## job 9870
// Classic_Pong_Top
module Classic_Pong_Top (
    input clk_i,
    input rst_i,
    input UART_RX_i,
    input sw1_i,
    input sw2_i,
    input sw3_i,
    input sw4_i,
    output VGA_Hsync_o,
    output VGA_Vsync_o,
    output VGA_Red_0_o,
    output VGA_Red_1_o,
    output VGA_Red_2_o,
    output VGA_Grn_0_o,
    output VGA_Grn_1_o,
    output VGA_Grn_2_o,
    output VGA_Blu_0_o,
    output VGA_Blu_1_o,
    output VGA_Blu_2_o
);
    parameter CLKS_PER_BIT = 217;
    parameter VIDEO_WIDTH = 3;  
    parameter TOTAL_COLS = 800;
    parameter TOTAL_ROWS = 525;
    parameter ACTIVE_COLS = 640;
    parameter ACTIVE_ROWS = 480;
    wire [VIDEO_WIDTH-1:0] Red_Video_Pong_w, Red_Video_Porch_w;
    wire [VIDEO_WIDTH-1:0] Grn_Video_Pong_w, Grn_Video_Porch_w;
    wire [VIDEO_WIDTH-1:0] Blu_Video_Pong_w, Blu_Video_Porch_w;
    wire rx_dv_w;
    UART_RX #(.CLKS_PER_BIT(CLKS_PER_BIT)) UART_RX_Inst
    (
        .clk_i(clk_i),
        .rst_i(rst_i),
        .rx_serial_i(UART_RX_i),
        .rx_dv_o(rx_dv_w),
        .rx_byte_o()
    );
    wire Hsync_w, Vsync_w;
    VGA_Sync_Pulse #( 
        .TOTAL_COLS(TOTAL_COLS),
        .TOTAL_ROWS(TOTAL_ROWS),
        .ACTIVE_COLS(ACTIVE_COLS),
        .ACTIVE_ROWS(ACTIVE_ROWS) 
    ) VGA_Sync_Inst (
        .clk_i(clk_i),
        .rst_i(rst_i),
        .Hsync_o(Hsync_w),
        .Vsync_o(Vsync_w),
        .col_count_o(),
        .row_count_o()
    );
    wire sw1_w, sw2_w, sw3_w, sw4_w;
    Debounced_Switch sw_1 (
        .clk_i(clk_i),
        .rst_i(rst_i),
        .sw_i(sw1_i),
        .sw_o(sw1_w)
    );
    Debounced_Switch sw_2 (
        .clk_i(clk_i),
        .rst_i(rst_i),
        .sw_i(sw2_i),
        .sw_o(sw2_w)
    );
    Debounced_Switch sw_3 (
        .clk_i(clk_i),
        .rst_i(rst_i),
        .sw_i(sw3_i),
        .sw_o(sw3_w)
    );
    Debounced_Switch sw_4 (
  ...
Size in the first run: ~1900 cells after synthesis, roughly 310 flip-flops, roughly 16000 sq um of cells after synthesis.
Settings: LEC_CHECK=0, CAP_MARGIN=15, CORE_MARGIN=2, CORE_UTILIZATION=72, CTS_CLUSTER_DIAMETER=363, CTS_CLUSTER_SIZE=25, PLACE_DENSITY_LB_ADDON=0.0, SETUP_SLACK_MARGIN=4.37, SLEW_MARGIN=20; clock period 14.7 ns.
run.sh (not shown) runs the stock make flow with config.mk's settings and CLKGATE_MAP_FILE=.
The inputs of job 3659 differ from those of job 9870 as listed below.
# job 9870
export LEC_CHECK = 0
export CAP_MARGIN = 15
export CORE_MARGIN = 2
export CORE_UTILIZATION = 72
export CTS_CLUSTER_DIAMETER = 363
export CTS_CLUSTER_SIZE = 25
export PLACE_DENSITY_LB_ADDON = 0.0
export SETUP_SLACK_MARGIN = 4.37
export SLEW_MARGIN = 20
create_clock -name core_clock -period 14.7 [get_ports {clk_i}]
# job 3659
export LEC_CHECK = 0
export ABC_AREA = 1
export CAP_MARGIN = 20
export CORE_MARGIN = 2
export CORE_UTILIZATION = 72
export PLACE_DENSITY_LB_ADDON = 0.08
export SLEW_MARGIN = 20
create_clock -name core_clock -period 5.31 [get_ports {clk_i}]
Notes after the runs:
Job 3659 reports a lower share of total power in combinational logic than job 9870 does. Going from job 9870 to job 3659, routed wire length picked up an extra 32%; post-route clock period utilization increased by 25 points relative to the old numbers. Average footprint of a synthesized cell shrinks by more than 10% when moving from job 9870 to job 3659. Run comparison: job 9870 standard cell with the maximum stage delay on the critical path sky130_fd_sc_hd__nand2_1; job 3659 standard cell with the maximum stage delay on the critical path sky130_fd_sc_hd__dfxtp_1. Summary of job 3659 over job 9870: core box area rose by 11%; average wire per cell in the routed design decreased by 3.8% relative to the old numbers.
The following lists how job 7549 was set up differently from job 3659:
# job 3659
export LEC_CHECK = 0
export ABC_AREA = 1
export CAP_MARGIN = 20
export CORE_MARGIN = 2
export CORE_UTILIZATION = 72
export PLACE_DENSITY_LB_ADDON = 0.08
export SLEW_MARGIN = 20
create_clock -name core_clock -period 5.31 [get_ports {clk_i}]
# job 7549
export LEC_CHECK = 0
export ABC_AREA = 1
export CAP_MARGIN = 20
export CORE_MARGIN = 2
export CORE_UTILIZATION = 72
export CTS_CLUSTER_DIAMETER = 379
export CTS_CLUSTER_SIZE = 16
export PLACE_DENSITY_LB_ADDON = 0.01
export SETUP_SLACK_MARGIN = -0.14
export SLEW_MARGIN = 20
create_clock -name core_clock -period 5.31 [get_ports {clk_i}]
Notes after the runs:
Going from job 3659 to job 7549, clock buffer count from CTS shrank by 11, power in combinational cells moved down, routed wire length on met2 went down about 5%, total of fill cells in the finished design went up by 76.
Changes observed in job 7549 relative to job 3659: met1 global-route usage +0.52 points, fmax rose by about 3%, core utilization dropped 2.5 points, post-layout total power fell by about 20%.
Here is what was changed in the inputs of job 1601 compared with job 7549.
# job 7549
export LEC_CHECK = 0
export ABC_AREA = 1
export CAP_MARGIN = 20
export CORE_MARGIN = 2
export CORE_UTILIZATION = 72
export CTS_CLUSTER_DIAMETER = 379
export CTS_CLUSTER_SIZE = 16
export PLACE_DENSITY_LB_ADDON = 0.01
export SETUP_SLACK_MARGIN = -0.14
export SLEW_MARGIN = 20
create_clock -name core_clock -period 5.31 [get_ports {clk_i}]
# job 1601
export LEC_CHECK = 0
export ABC_AREA = 1
export CAP_MARGIN = 20
export CORE_MARGIN = 2
export CORE_UTILIZATION = 72
export CTS_CLUSTER_SIZE = 15
export GPL_ROUTABILITY_DRIVEN = 0
export PLACE_DENSITY_LB_ADDON = 0.08
export SLEW_MARGIN = 20
create_clock -name core_clock -period 5.31 [get_ports {clk_i}]
- Job 1601 ran to completion and came out clean on the timing, design-rule and antenna checks.
- Job 1601 against job 7549: share of the core filled with cells in the final layout now larger, post-layout period usage of the worst path +5.7 points, total number of H-tree levels moved up.
- Of job 1601 and job 7549, it is job 1601 that has the higher proportion of cell area spent on the clock network.
- Job 1601 vs job 7549: cell internal power dissipation up by more than a quarter
- Comparing job 7549 against job 1601, there is no change at all in synthesized cell count.
For job 9064, these inputs were changed with respect to job 1601:
# job 1601
export LEC_CHECK = 0
export ABC_AREA = 1
export CAP_MARGIN = 20
export CORE_MARGIN = 2
export CORE_UTILIZATION = 72
export CTS_CLUSTER_SIZE = 15
export GPL_ROUTABILITY_DRIVEN = 0
export PLACE_DENSITY_LB_ADDON = 0.08
export SLEW_MARGIN = 20
create_clock -name core_clock -period 5.31 [get_ports {clk_i}]
# job 9064
export LEC_CHECK = 0
export ABC_AREA = 1
export CAP_MARGIN = 20
export CORE_MARGIN = 2
export CORE_UTILIZATION = 72
export CTS_CLUSTER_DIAMETER = 371
export CTS_CLUSTER_SIZE = 14
export PLACE_DENSITY_LB_ADDON = 0.08
export SETUP_SLACK_MARGIN = 1.49
export SLEW_MARGIN = 20
create_clock -name core_clock -period 5.31 [get_ports {clk_i}]
==> results <==
Via count for job 9064: 1.7% down relative to job 1601. Fraction of the core area covered by cells at the end of the flow: job 9064 lower than job 1601. Clock buffer count: job 1601 and job 9064 compared, lower one is job 9064. Global-route wire length before repair (higher): job 1601. In job 9064, the power spent charging and discharging nets came out 0.16 mW below the value in job 1601. Diff job 1601..job 9064 | number of DRC violations after detailed routing | unchanged.
The inputs of job 7791 differ from those of job 9064 as listed below.
# job 9064
export LEC_CHECK = 0
export ABC_AREA = 1
export CAP_MARGIN = 20
export CORE_MARGIN = 2
export CORE_UTILIZATION = 72
export CTS_CLUSTER_DIAMETER = 371
export CTS_CLUSTER_SIZE = 14
export PLACE_DENSITY_LB_ADDON = 0.08
export SETUP_SLACK_MARGIN = 1.49
export SLEW_MARGIN = 20
create_clock -name core_clock -period 5.31 [get_ports {clk_i}]
# job 7791
export LEC_CHECK = 0
export ABC_AREA = 1
export CAP_MARGIN = 20
export CORE_MARGIN = 2
export CORE_UTILIZATION = 72
export CTS_CLUSTER_SIZE = 15
export GPL_ROUTABILITY_DRIVEN = 0
export PLACE_DENSITY_LB_ADDON = 0.03
export SETUP_SLACK_MARGIN = -0.14
export SLEW_MARGIN = 20
create_clock -name core_clock -period 5.31 [get_ports {clk_i}]
Re share of power burned in combinational logic: job 7791 and job 9064 aren't equal, and the lower value belongs to job 7791.
Summary of job 7791 over job 9064: part of the power in the clock network went up by 7.1 points; sequential share of power went down by 6.8 points; net switching power went up by 9.3%.
Looking at clock buffer count in the final layout, job 7791 sits above job 9064.
Detailed placement HPWL (job 7791 over job 9064): decrease, about 2.2%
Job 7791 ends up with a routed wire length that is about 2.4% higher than in job 9064.
Job 7791 against job 9064: worst ir drop on vdd now sits lower; sum of internal, switching and leakage power now sits higher.

---

== exp/onyx ==
Starting RTL as in the previous note.
Settings: LEC_CHECK=0, CAP_MARGIN=20, CORE_ASPECT_RATIO=0.61, CORE_MARGIN=2, CORE_UTILIZATION=40, GPL_ROUTABILITY_DRIVEN=0, HOLD_SLACK_MARGIN=-0.02, PLACE_DENSITY=0.6, SETUP_SLACK_MARGIN=0.87, SLEW_MARGIN=20; clock period 9.01 ns.
exp/onyx finished end to end and its layout was clean on timing, DRC and antenna.
Inputs modified between exp/onyx and exp/quartz:
# exp/onyx
export LEC_CHECK = 0
export CAP_MARGIN = 20
export CORE_ASPECT_RATIO = 0.61
export CORE_MARGIN = 2
export CORE_UTILIZATION = 40
export GPL_ROUTABILITY_DRIVEN = 0
export HOLD_SLACK_MARGIN = -0.02
export PLACE_DENSITY = 0.6
export SETUP_SLACK_MARGIN = 0.87
export SLEW_MARGIN = 20
create_clock -name core_clock -period 9.01 [get_ports {clk_i}]
# exp/quartz
export LEC_CHECK = 0
export CAP_MARGIN = 20
export CORE_MARGIN = 2
export CORE_UTILIZATION = 40
export PLACE_DENSITY = 0.6
export SETUP_SLACK_MARGIN = 0.28
export SLEW_MARGIN = 20
create_clock -name core_clock -period 9.56 [get_ports {clk_i}]
## What came out
- Looking at setup slack across exp/onyx and exp/quartz, the one that comes out higher is exp/quartz.
- Summary of exp/quartz over exp/onyx: power went down about 1.3%; sequential share of layout area went down by 0.35 points; routed wire length shows a reduction of 4.7%; register-to-register slack grew by 450 ps; final area went up about 1%.
- Global-route wire length before repair: exp/onyx vs exp/quartz, no meaningful difference
- Delta (exp/quartz minus exp/onyx): global routing usage on met3 held steady, number of vias per cell after detailed routing held steady.
Modified inputs, exp/indigo compared to exp/quartz
# exp/quartz
export LEC_CHECK = 0
export CAP_MARGIN = 20
export CORE_MARGIN = 2
export CORE_UTILIZATION = 40
export PLACE_DENSITY = 0.6
export SETUP_SLACK_MARGIN = 0.28
export SLEW_MARGIN = 20
create_clock -name core_clock -period 9.56 [get_ports {clk_i}]
# exp/indigo
export LEC_CHECK = 0
export CAP_MARGIN = 20
export CORE_MARGIN = 2
export CORE_UTILIZATION = 64
export SLEW_MARGIN = 20
create_clock -name core_clock -period 19.4 [get_ports {clk_i}]
==> comparison <==
Compare exp/indigo and exp/quartz | die area lower: exp/indigo. Of the two candidates, exp/quartz has the worse number of violations reported at the end of detailed-routing iteration 0 and exp/indigo the better one. Between exp/indigo and exp/quartz, sequential share of layout area is higher for exp/indigo, exp/quartz comes in under that.

---

job 105:
Starting RTL as in the previous note.
Design Classic_Pong_Top, start of the top module:
module Classic_Pong_Top (
    input clk_i,
    input rst_i,
    input UART_RX_i,
    input sw1_i,
    input sw2_i,
    input sw3_i,
    input sw4_i,
    output VGA_Hsync_o,
    output VGA_Vsync_o,
    output VGA_Red_0_o,
    output VGA_Red_1_o,
    output VGA_Red_2_o,
    output VGA_Grn_0_o,
    output VGA_Grn_1_o,
    output VGA_Grn_2_o,
    output VGA_Blu_0_o,
    output VGA_Blu_1_o,
    output VGA_Blu_2_o
);
    parameter CLKS_PER_BIT = 217;
    parameter VIDEO_WIDTH = 3;  
    parameter TOTAL_COLS = 800;
    parameter TOTAL_ROWS = 525;
    parameter ACTIVE_COLS = 640;
    parameter ACTIVE_ROWS = 480;
    wire [VIDEO_WIDTH-1:0] Red_Video_Pong_w, Red_Video_Porch_w;
    wire [VIDEO_WIDTH-1:0] Grn_Video_Pong_w, Grn_Video_Porch_w;
    wire [VIDEO_WIDTH-1:0] Blu_Video_Pong_w, Blu_Video_Porch_w;
    wire rx_dv_w;
    UART_RX #(.CLKS_PER_BIT(CLKS_PER_BIT)) UART_RX_Inst
    (
        .clk_i(clk_i),
        .rst_i(rst_i),
        .rx_serial_i(UART_RX_i),
        .rx_dv_o(rx_dv_w),
        .rx_byte_o()
    );
    wire Hsync_w, Vsync_w;
    VGA_Sync_Pulse #( 
        .TOTAL_COLS(TOTAL_COLS),
        .TOTAL_ROWS(TOTAL_ROWS),
        .ACTIVE_COLS(ACTIVE_COLS),
        .ACTIVE_ROWS(ACTIVE_ROWS) 
    ) VGA_Sync_Inst (
        .clk_i(clk_i),
        .rst_i(rst_i),
        .Hsync_o(Hsync_w),
        .Vsync_o(Vsync_w),
        .col_count_o(),
        .row_count_o()
    );
    wire sw1_w, sw2_w, sw3_w, sw4_w;
    Debounced_Switch sw_1 (
        .clk_i(clk_i),
        .rst_i(rst_i),
        .sw_i(sw1_i),
        .sw_o(sw1_w)
    );
    Debounced_Switch sw_2 (
        .clk_i(clk_i),
        .rst_i(rst_i),
        .sw_i(sw2_i),
        .sw_o(sw2_w)
    );
    Debounced_Switch sw_3 (
        .clk_i(clk_i),
        .rst_i(rst_i),
  ...
==> flow/config.mk <==
export PLATFORM = sky130hd
export DESIGN_NAME = Classic_Pong_Top
export DESIGN_NICKNAME = Classic_Pong_Top
export VERILOG_FILES = /design/flow/design.v
export SDC_FILE = /design/flow/constraint.sdc
export NUM_CORES = 4
export LEC_CHECK = 0
export ABC_AREA = 1
export CAP_MARGIN = 40
export CORE_ASPECT_RATIO = 1.34
export CORE_MARGIN = 2
export CORE_UTILIZATION = 72
export CTS_CLUSTER_SIZE = 10
export PLACE_DENSITY = 0.38
export SETUP_SLACK_MARGIN = 1.51
export SLEW_MARGIN = 20
export TNS_END_PERCENT = 5
==> flow/constraint.sdc <==
create_clock -name core_clock -period 5.31 [get_ports {clk_i}]
set_input_delay 1.0620 -clock core_clock [delete_from_list [all_inputs] [get_ports {clk_i}]]
set_output_delay 1.0620 -clock core_clock [all_outputs]
set_load 0.01 [all_outputs]
Edits applied to the flow inputs when going from job 105 to job 104:
--- a/flow/config.mk
+++ b/flow/config.mk
@@ -8,10 +8,9 @@
 export ABC_AREA = 1
-export CAP_MARGIN = 40
-export CORE_ASPECT_RATIO = 1.34
+export CAP_MARGIN = 20
 export CORE_MARGIN = 2
 export CORE_UTILIZATION = 72
-export CTS_CLUSTER_SIZE = 10
-export PLACE_DENSITY = 0.38
-export SETUP_SLACK_MARGIN = 1.51
+export CTS_CLUSTER_SIZE = 15
+export GPL_ROUTABILITY_DRIVEN = 0
+export PLACE_DENSITY_LB_ADDON = 0.02
+export SETUP_SLACK_MARGIN = 1.58
 export SLEW_MARGIN = 20
-export TNS_END_PERCENT = 5
Results
- Compared with job 105, job 104 shows a higher fraction of area in clock buffers and inverters.
- The lower power consumption came out of job 105.
- The non-clock buffering overhead in the final layout in job 104 was lower than what job 105 gave.
- Of job 104 and job 105, it is job 104 that has the higher final instance area.
- Job 105 and job 104 ended up with roughly the same setup slack.
- Comparing job 105 and job 104, global-route usage is higher on job 104.

---

Classic_Pong_Top again, from the RTL that the note above started with.
Design Classic_Pong_Top, start of the top module:
module Classic_Pong_Top (
    input clk_i,
    input rst_i,
    input UART_RX_i,
    input sw1_i,
    input sw2_i,
    input sw3_i,
    input sw4_i,
    output VGA_Hsync_o,
    output VGA_Vsync_o,
    output VGA_Red_0_o,
    output VGA_Red_1_o,
    output VGA_Red_2_o,
    output VGA_Grn_0_o,
    output VGA_Grn_1_o,
    output VGA_Grn_2_o,
    output VGA_Blu_0_o,
    output VGA_Blu_1_o,
    output VGA_Blu_2_o
);
    parameter CLKS_PER_BIT = 217;
    parameter VIDEO_WIDTH = 3;  
    parameter TOTAL_COLS = 800;
    parameter TOTAL_ROWS = 525;
    parameter ACTIVE_COLS = 640;
    parameter ACTIVE_ROWS = 480;
    wire [VIDEO_WIDTH-1:0] Red_Video_Pong_w, Red_Video_Porch_w;
    wire [VIDEO_WIDTH-1:0] Grn_Video_Pong_w, Grn_Video_Porch_w;
    wire [VIDEO_WIDTH-1:0] Blu_Video_Pong_w, Blu_Video_Porch_w;
    wire rx_dv_w;
    UART_RX #(.CLKS_PER_BIT(CLKS_PER_BIT)) UART_RX_Inst
    (
        .clk_i(clk_i),
        .rst_i(rst_i),
  ...
==> flow/config.mk <==
export PLATFORM = sky130hd
export DESIGN_NAME = Classic_Pong_Top
export DESIGN_NICKNAME = Classic_Pong_Top
export VERILOG_FILES = /design/flow/design.v
export SDC_FILE = /design/flow/constraint.sdc
export NUM_CORES = 4
export LEC_CHECK = 0
export CAP_MARGIN = 20
export CELL_PAD_IN_SITES_GLOBAL_PLACEMENT = 2
export CORE_ASPECT_RATIO = 0.61
export CORE_MARGIN = 2
export CORE_UTILIZATION = 20
export GPL_ROUTABILITY_DRIVEN = 0
export PLACE_DENSITY = 0.6
export SETUP_SLACK_MARGIN = 0.87
export SLEW_MARGIN = 20
==> flow/constraint.sdc <==
create_clock -name core_clock -period 9.01 [get_ports {clk_i}]
set_input_delay 1.8020 -clock core_clock [delete_from_list [all_inputs] [get_ports {clk_i}]]
set_output_delay 1.8020 -clock core_clock [all_outputs]
set_load 0.01 [all_outputs]
Change:
- CELL_PAD_IN_SITES_GLOBAL_PLACEMENT: 2 -> not set
- CORE_ASPECT_RATIO: 0.61 -> not set
- CORE_UTILIZATION: 20 -> 40
- GPL_ROUTABILITY_DRIVEN: 0 -> not set
- SETUP_SLACK_MARGIN: 0.87 -> not set
- clock period: 9.01 -> 9.56 ns (I/O delays scaled with it)
What happened:
- power shrinks by 6.3%
- clock power falls by about 7%
- routed wire length went down by 15%
- register-to-register slack is better by 0.44 ns
- worst setup slack improves by 0.44 ns
- count of clock-buffer cells in the layout grows by 11
- fmax goes down by 3.1%
- global-route usage climbs by 6.7 points
- cell count decreases by 19%
- first-iteration DRC count increases by 6.0%
Change:
- ABC_AREA: not set -> 1
- CORE_UTILIZATION: 40 -> 72
- PLACE_DENSITY: 0.6 -> not set
- clock period: 9.56 -> 5.45 ns (I/O delays scaled with it)
Die size drops by 37%.
Area after synthesis climbs by 12%.
Count of clock-buffer cells in the layout drops by 8.
Sequential cell count does not change.
Cell area climbs by 8.3%.
Sequential power climbs by 76%.
Cell count climbs by 20%.
Global-route usage climbs by 15 points.
Non-clock buffer count climbs by 1.
Worst hold slack got worse by 0.036 ns.
Clock skew climbs by 0.014 ns.
No activity file was given, so power comes from the tool's default toggle rates.
